job 8848:
Design my_chip, start of the top module:
module my_chip (
    input logic [11:0] io_in,  
    output logic [11:0] io_out,  
    input logic clock,
    input logic reset  
);
    logic [7:0] data_in;
    logic enter, sw;
    logic rst;
    logic [1:0] operation;
    logic [4:0] data_out;
    logic finish, error;
    logic [3:0] index;
    Synchronizer sync1(.async(io_in[0]), .clock(clock), .sync(data_in[0]));
    Synchronizer sync2(.async(io_in[1]), .clock(clock), .sync(data_in[1]));
    Synchronizer sync3(.async(io_in[2]), .clock(clock), .sync(data_in[2]));
    Synchronizer sync4(.async(io_in[3]), .clock(clock), .sync(data_in[3]));
    Synchronizer sync5(.async(io_in[4]), .clock(clock), .sync(data_in[4]));
    Synchronizer sync6(.async(io_in[5]), .clock(clock), .sync(data_in[5]));
    Synchronizer sync7(.async(io_in[6]), .clock(clock), .sync(data_in[6]));
    Synchronizer sync8(.async(io_in[7]), .clock(clock), .sync(data_in[7]));
    Synchronizer sync9(.async(io_in[8]), .clock(clock), .sync(enter));
    Synchronizer sync10(.async(io_in[9]), .clock(clock), .sync(sw));
    Synchronizer sync11(.async(io_in[10]), .clock(clock), .sync(operation[0]));
  ...
Settings: LEC_CHECK=0, ABC_AREA=1, CAP_MARGIN=40, CORE_MARGIN=2, CORE_UTILIZATION=72, CTS_CLUSTER_DIAMETER=319, CTS_CLUSTER_SIZE=14, GPL_ROUTABILITY_DRIVEN=0, HOLD_SLACK_MARGIN=0.3, PLACE_DENSITY_LB_ADDON=0.15, SETUP_SLACK_MARGIN=1.11, SLEW_MARGIN=20; clock period 3.91 ns.
run.sh (not shown) runs the stock make flow with config.mk's settings and CLKGATE_MAP_FILE=.
Although job 8848 finished all stages, its layout failed final checks on negative setup slack.
diff inputs: job 8848 => job 5561
- changing PLACE_DENSITY_LB_ADDON from 0.15 to 0.06
- removing HOLD_SLACK_MARGIN (formerly 0.3)
- changing SETUP_SLACK_MARGIN from 1.11 to 0.58
- removing GPL_ROUTABILITY_DRIVEN (formerly 0)
- changing CAP_MARGIN from 40 to 20
- removing CTS_CLUSTER_SIZE (formerly 14)
==> results <==
Status for job 5561 and job 8848: clean finish in job 5561 only
Total routing resource utilization after global routing: job 5561 vs job 8848 down 3.1 points
[job 5561 vs job 8848] total number of vias: lower in job 5561
Est. power | job 5561 vs job 8848 | job 5561 higher
Sort job 5561 and job 8848 by design area, ascending, and job 5561 comes first.
Sort job 5561 and job 8848 by total of cells resized after clock tree synthesis asc -> top: job 5561
### job 5561 -> job 3010
- PLACE_DENSITY_LB_ADDON: 0.06 -> unset
- PLACE_DENSITY: unset -> 0.42
- SETUP_SLACK_MARGIN: 0.58 -> 0.8
- CTS_CLUSTER_DIAMETER: 319 -> unset
- the clock period (ns, I/O delays scaled along): 3.91 -> 4.57
--- outcome ---
- Number of setup buffers added after CTS ended up 6 lower on job 3010 than on job 5561.
- In the reports for job 3010 and job 5561, the larger clock share of power belongs to job 5561.
- Job 3010 vs job 5561 — final cell count dropped slightly
- Relative to job 5561, largest stage delay on the critical path decreased by 0.07 ns in job 3010.
- Job 3010 vs job 5561 — global-route track usage on met1 rose 1.6 points.
- Summary — total power draw, job 3010 relative to job 5561: lower, by 17%.
- Job 3010 vs job 5561: area share of buffers outside the clock network down
- Compared with job 5561, job 3010 shows a lower final design area excluding fillers.
- Status: via count parity (job 5561, job 3010)
diff inputs: job 3010 => job 6000
- an added CTS_CLUSTER_DIAMETER of 84
- a change of SETUP_SLACK_MARGIN from 0.8 to 1.36
- an added CORE_ASPECT_RATIO of 1.41
- an added CTS_CLUSTER_SIZE of 10
- a change of CAP_MARGIN from 20 to 40
- an added HOLD_SLACK_MARGIN of 0.27
Findings:
Utilization: job 6000 vs job 3010 up 4.8 points. Job 6000 has non-clock buffer count above what job 3010 had. When job 6000 is set beside job 3010, its post-route fraction of the period consumed by the critical path turns out to be 1.6 points smaller. Job 3010 → job 6000: number of cells upsized or downsized after cts now sits higher, total area of sequential cells +about 0.32%, relative contribution of sequential cells to total power climbed 1.6 points.


## oak
Starting RTL as in the previous note.
export LEC_CHECK = 0
export ABC_AREA = 1
export CAP_MARGIN = 40
export CORE_ASPECT_RATIO = 1.41
export CORE_MARGIN = 2
export CORE_UTILIZATION = 72
export CTS_CLUSTER_DIAMETER = 84
export CTS_CLUSTER_SIZE = 10
export PLACE_DENSITY = 0.42
export SETUP_SLACK_MARGIN = 1.36
export SLEW_MARGIN = 20
create_clock -name core_clock -period 4.57 [get_ports {clock}]
The inputs of pine differ from those of oak as listed below.
# oak
export LEC_CHECK = 0
export ABC_AREA = 1
export CAP_MARGIN = 40
export CORE_ASPECT_RATIO = 1.41
export CORE_MARGIN = 2
export CORE_UTILIZATION = 72
export CTS_CLUSTER_DIAMETER = 84
export CTS_CLUSTER_SIZE = 10
export PLACE_DENSITY = 0.42
export SETUP_SLACK_MARGIN = 1.36
export SLEW_MARGIN = 20
create_clock -name core_clock -period 4.57 [get_ports {clock}]
# pine
export LEC_CHECK = 0
export CAP_MARGIN = 20
export CORE_MARGIN = 2
export CORE_UTILIZATION = 66
export SLEW_MARGIN = 20
create_clock -name core_clock -period 6.86 [get_ports {clock}]
[summary]
On initial DRC count, pine does better than oak. In pine the area reported by Yosys stat turned out 5.0% lower than in oak. Measured against each other, pine and oak differ in met3 wire length, the lower figure coming from pine. Summary: register-to-register slack, pine better than oak. Taking oak as the reference, in pine die outline area climbed 3.4%, placer's final routability congestion estimate now sits lower, sum of internal, switching and leakage power moved down.
Here is what was changed in the inputs of birch compared with pine.
# pine
export LEC_CHECK = 0
export CAP_MARGIN = 20
export CORE_MARGIN = 2
export CORE_UTILIZATION = 66
export SLEW_MARGIN = 20
create_clock -name core_clock -period 6.86 [get_ports {clock}]
# birch
export LEC_CHECK = 0
export CAP_MARGIN = 20
export CORE_MARGIN = 2
export CORE_UTILIZATION = 40
export SLEW_MARGIN = 20
create_clock -name core_clock -period 6.86 [get_ports {clock}]
Findings:
Tap cell instance count in birch is 66% above pine.
In the flow results for birch and pine, the HPWL after detailed placement is larger on birch.
From pine to birch the numbers moved as follows: power share of the combinational group now sits at about the same level; synthesized cell count now sits at about the same level.
Looking only at die outline area, and setting everything else aside, the higher value of birch and pine goes to birch.
Clock network power: birch worse than pine
As far as I/O pin count goes, birch and pine are indistinguishable; the numbers are identical.
birch vs pine — count of clock-buffer cells in the layout rose 6.
Power figures rest on the tool's default switching activity, not on a simulated workload.
